## MBF
module MBF(CLK, RESET, IN_VALID, IN_DATA, X_DATA, Y_DATA, OUT_VALID);
input   CLK;
input   RESET;
input   IN_VALID;
input       [12:0]  IN_DATA;
output  reg [12:0]  X_DATA;
output  reg [12:0]  Y_DATA;
output  reg         OUT_VALID;
reg [5:0] data_cnt;
reg [12:0] s[0:10];
reg [12:0] in_data;
reg [33:0] y_h[0:11];
reg [33:0] y_l[0:11];
wire [17:0] H0, H1, H2, H3, H4, H5, H6, H7, H8, H9, H10, H11;
wire [17:0] L0, L1, L2, L3, L4, L5, L6, L7, L8, L9, L10, L11;
assign H0 = 18'd110592;
assign H1 = 18'd77824;
assign H2 = 18'd20480;
assign H3 = 18'd36864;
assign H4 = 18'd86016;
assign H5 = 18'd69632;
assign H6 = 18'd65536;
assign H7 = 18'd77824;
assign H8 = 18'd45056;
assign H9 = 18'd49152;
assign H10 = 18'd65536;
assign H11 = 18'd126976;
assign L0 = 18'd57344;
assign L1 = 18'd16384;
assign L2 = 18'd12288;
assign L3 = 18'd4096;
assign L4 = 18'd65536;
assign L5 = 18'd57344;
assign L6 = 18'd114688;
assign L7 = 18'd65536;
assign L8 = 18'd126976;
assign L9 = 18'd114688;
assign L10 = 18'd126976;
assign L11 = 18'd69632;
always@(posedge RESET or posedge CLK)
begin
    if (RESET) begin
        in_data <= 13'b0;
        s[0] <= 13'b0;
		s[1] <= 13'b0;
		s[2] <= 13'b0;
		s[3] <= 13'b0;
		s[4] <= 13'b0;
		s[5] <= 13'b0;	
		s[6] <= 13'b0;
  ...
Size: ~3,700 cells after synthesis, ~490 flip-flops, ~43 I/O pins, roughly 39,000 um2 of cells after synthesis.
Settings: LEC_CHECK=0, ABC_AREA=1, CAP_MARGIN=20, CORE_MARGIN=2, CORE_UTILIZATION=72, CTS_CLUSTER_SIZE=78, SLEW_MARGIN=20; clock period 3.97 ns.
run.sh (not shown) runs the stock make flow with config.mk's settings and CLKGATE_MAP_FILE=.
The baseline completed, yet does not pass: setup timing.
Edit:
ABC_AREA = default   (was 1)
CORE_UTILIZATION = 58   (was 72)
CTS_CLUSTER_SIZE = default   (was 78)
TNS_END_PERCENT = 35   (was default)
clock period = 5.86 ns   (was 3.97 ns; I/O delays follow)
The changed run ran to the end with violations: setup timing. Critical path depth came out lower by 5. Final area is lower by 5.8%. Synthesized area shrinks by 3.2%. Via count is lower by 20%. Global-route usage is lower by 13 points. Non-clock buffer count came out lower by 102. Worst setup slack gets better by 0.88 ns.
Edit:
ABC_AREA = 1   (was default)
CAP_MARGIN = 5   (was 20)
CORE_UTILIZATION = 72   (was 58)
CTS_CLUSTER_SIZE = 71   (was default)
TNS_END_PERCENT = default   (was 35)
clock period = 3.89 ns   (was 5.86 ns; I/O delays follow)
The new run finished but failed the layout checks on setup timing.
Hold slack stays flat.
Die size fell by 17%.
Critical path depth rose by 2.
Via count rose by 25%.
Cell area rose by 6.5%.
Sequential cell count stays the same.
Edit:
ABC_AREA = default   (was 1)
CAP_MARGIN = 20   (was 5)
CORE_UTILIZATION = 67   (was 72)
CTS_CLUSTER_SIZE = default   (was 71)
clock period = 6.72 ns   (was 3.89 ns; I/O delays follow)
Outcome: With this change the flow went through all stages and came out clean; clock-buffer cell count climbs by 14; clock skew barely changes.

## north
MBF again, from the RTL that the note above started with.
==> flow/design.v (excerpt) <==
module MBF(CLK, RESET, IN_VALID, IN_DATA, X_DATA, Y_DATA, OUT_VALID);
==> flow/config.mk <==
export PLATFORM = sky130hd
export DESIGN_NAME = MBF
export DESIGN_NICKNAME = MBF
export VERILOG_FILES = /design/flow/design.v
export SDC_FILE = /design/flow/constraint.sdc
export NUM_CORES = 4
export LEC_CHECK = 0
export ABC_AREA = 1
export CAP_MARGIN = 20
export CELL_PAD_IN_SITES_DETAIL_PLACEMENT = 0
export CORE_ASPECT_RATIO = 0.87
export CORE_MARGIN = 2
export CORE_UTILIZATION = 72
export CTS_CLUSTER_SIZE = 72
export PLACE_DENSITY = 0.4
export SETUP_SLACK_MARGIN = 1.19
export SLEW_MARGIN = 20
==> flow/constraint.sdc <==
create_clock -name core_clock -period 5.16 [get_ports {CLK}]
set_input_delay 1.0320 -clock core_clock [delete_from_list [all_inputs] [get_ports {CLK}]]
set_output_delay 1.0320 -clock core_clock [all_outputs]
set_load 0.01 [all_outputs]
[inputs] south vs north
--- a/flow/config.mk
+++ b/flow/config.mk
@@ -9,9 +9,7 @@
 export CAP_MARGIN = 20
-export CELL_PAD_IN_SITES_DETAIL_PLACEMENT = 0
-export CORE_ASPECT_RATIO = 0.87
 export CORE_MARGIN = 2
 export CORE_UTILIZATION = 72
-export CTS_CLUSTER_SIZE = 72
-export PLACE_DENSITY = 0.4
-export SETUP_SLACK_MARGIN = 1.19
+export CTS_CLUSTER_DIAMETER = 400
+export PLACE_DENSITY = 0.36
 export SLEW_MARGIN = 20
+export TNS_END_PERCENT = 10
==> flow/constraint.sdc <==
create_clock -name core_clock -period 3.91 [get_ports {CLK}]
set_input_delay 0.7820 -clock core_clock [delete_from_list [all_inputs] [get_ports {CLK}]]
set_output_delay 0.7820 -clock core_clock [all_outputs]
set_load 0.01 [all_outputs]
Results
- south: complete, dirty (setup timing)
- From north to south the numbers moved as follows: non-clock buffer total of the final layout rose 92, layout-stage area growth over the synthesis result grew by 0.94 points, total of fill cells in the finished design decreased 1.4%, insertion delay to the later sink of the worst-skew pair moved up, worst clock skew rose 9.6 ps.
- Core utilization: south higher than north
- north → south: worst setup slack shrank by 1240 ps.
- Die size of north is on par with south.
### south -> east
--- a/flow/config.mk
+++ b/flow/config.mk
@@ -10,6 +10,4 @@
 export CORE_MARGIN = 2
-export CORE_UTILIZATION = 72
-export CTS_CLUSTER_DIAMETER = 400
-export PLACE_DENSITY = 0.36
+export CORE_UTILIZATION = 70
+export CTS_CLUSTER_SIZE = 71
 export SLEW_MARGIN = 20
-export TNS_END_PERCENT = 10
==> flow/constraint.sdc <==
create_clock -name core_clock -period 3.89 [get_ports {CLK}]
set_input_delay 0.7780 -clock core_clock [delete_from_list [all_inputs] [get_ports {CLK}]]
set_output_delay 0.7780 -clock core_clock [all_outputs]
set_load 0.01 [all_outputs]
### Flow results
Diff south -> east: setup slack lost 49 ps; utilization of the core after routing lost 0.78 points; number of global-route vias before repair lost 211; layout overhead on the synthesized area picked up an extra 1.9 points.
Across east and south, no clean finish was achieved.
Max non-clock buffer area fraction after layout across east and south: east
The final reports for east and south show clock skew lower in the former.
Compare east and south | fmax lower: east
Setup changes, east to west
--- a/flow/config.mk
+++ b/flow/config.mk
@@ -7,7 +7,5 @@
 export LEC_CHECK = 0
-export ABC_AREA = 1
 export CAP_MARGIN = 20
 export CORE_MARGIN = 2
-export CORE_UTILIZATION = 70
-export CTS_CLUSTER_SIZE = 71
+export CORE_UTILIZATION = 72
 export SLEW_MARGIN = 20
==> flow/constraint.sdc <==
create_clock -name core_clock -period 5.74 [get_ports {CLK}]
set_input_delay 1.1480 -clock core_clock [delete_from_list [all_inputs] [get_ports {CLK}]]
set_output_delay 1.1480 -clock core_clock [all_outputs]
set_load 0.01 [all_outputs]
--- outcome ---
west ran in full, but the layout does not pass; the checks complain about setup timing. west vs. east: global-route met1 utilization dropped 4.1 points; clock transition at the registers of the reported paths comparable; register fraction of the total cell area went up. west — cell count 638 lower, east as reference. Status: portion of netlist area occupied by mux cells parity (west, east). Going from east to west, post-route cell area shrank by a little under 10%.

MBF again, from the RTL that the note above started with.
export LEC_CHECK = 0
export CAP_MARGIN = 35
export CORE_MARGIN = 2
export CORE_UTILIZATION = 21
export CTS_CLUSTER_DIAMETER = 41
export GPL_ROUTABILITY_DRIVEN = 0
export GPL_TIMING_DRIVEN = 0
export HOLD_SLACK_MARGIN = 0.22
export MAX_ROUTING_LAYER = met5
export MIN_ROUTING_LAYER = met2
export SETUP_SLACK_MARGIN = -0.08
export SLEW_MARGIN = 20
export TNS_END_PERCENT = 25
create_clock -name core_clock -period 3.71 [get_ports {CLK}]
The first run produced a layout that fails on negative setup slack.
Rerun with:
==> flow/config.mk (replaced) <==
export PLATFORM = sky130hd
export DESIGN_NAME = MBF
export DESIGN_NICKNAME = MBF
export VERILOG_FILES = /design/flow/design.v
export SDC_FILE = /design/flow/constraint.sdc
export NUM_CORES = 4
export LEC_CHECK = 0
export ABC_AREA = 1
export CAP_MARGIN = 20
export CORE_MARGIN = 2
export CORE_UTILIZATION = 72
export CTS_CLUSTER_SIZE = 10
export SETUP_SLACK_MARGIN = 1.07
export SLEW_MARGIN = 20
export TNS_END_PERCENT = 5
==> flow/constraint.sdc (replaced) <==
create_clock -name core_clock -period 3.73 [get_ports {CLK}]
set_input_delay 0.7460 -clock core_clock [delete_from_list [all_inputs] [get_ports {CLK}]]
set_output_delay 0.7460 -clock core_clock [all_outputs]
set_load 0.01 [all_outputs]
Effect: With this change the flow finished but failed the layout checks on max-capacitance violations, negative setup slack. Hold slack improves by 0.0035 ns. Final area grows by 5.3%. Setup slack improves by 0.75 ns. Routed wire length came out higher by 70%. Global-route usage grows by 31 points.
Rerun with:
--- a/flow/config.mk
+++ b/flow/config.mk
@@ -9 +9 @@
-export CAP_MARGIN = 20
+export CAP_MARGIN = 5
@@ -12,4 +12,3 @@
-export CTS_CLUSTER_SIZE = 10
-export SETUP_SLACK_MARGIN = 1.07
-export SLEW_MARGIN = 20
-export TNS_END_PERCENT = 5
+export CTS_CLUSTER_SIZE = 71
+export SETUP_SLACK_MARGIN = -0.36
+export SLEW_MARGIN = 40
What happened: This time the run completed and failed the layout checks on negative setup slack. Worst hold slack hardly moves. Critical path depth rose by 3. Via count came out lower by 16%. Wire length decreases by 31%. Fmax grows by 6.8%. Setup slack improved by 0.35 ns. Clock-buffer cell count does not change.
Rerun with:
--- a/flow/config.mk
+++ b/flow/config.mk
@@ -9 +9 @@
-export CAP_MARGIN = 5
+export CAP_MARGIN = 20
@@ -12,3 +12,3 @@
-export CTS_CLUSTER_SIZE = 71
-export SETUP_SLACK_MARGIN = -0.36
-export SLEW_MARGIN = 40
+export CTS_CLUSTER_DIAMETER = 400
+export SLEW_MARGIN = 20
+export TNS_END_PERCENT = 10
==> flow/constraint.sdc (replaced) <==
create_clock -name core_clock -period 3.91 [get_ports {CLK}]
set_input_delay 0.7820 -clock core_clock [delete_from_list [all_inputs] [get_ports {CLK}]]
set_output_delay 0.7820 -clock core_clock [all_outputs]
set_load 0.01 [all_outputs]
After rerunning:
- The changed run completed, yet does not pass: negative setup slack
- non-clock buffer count went down by 32
- clock skew is about the same
- register-to-register slack is better by 0.26 ns
- clock-buffer cell count rose by 2
- via count decreases by 2.2%
- wire length fell by 4.4%
- setup slack gains 0.26 ns
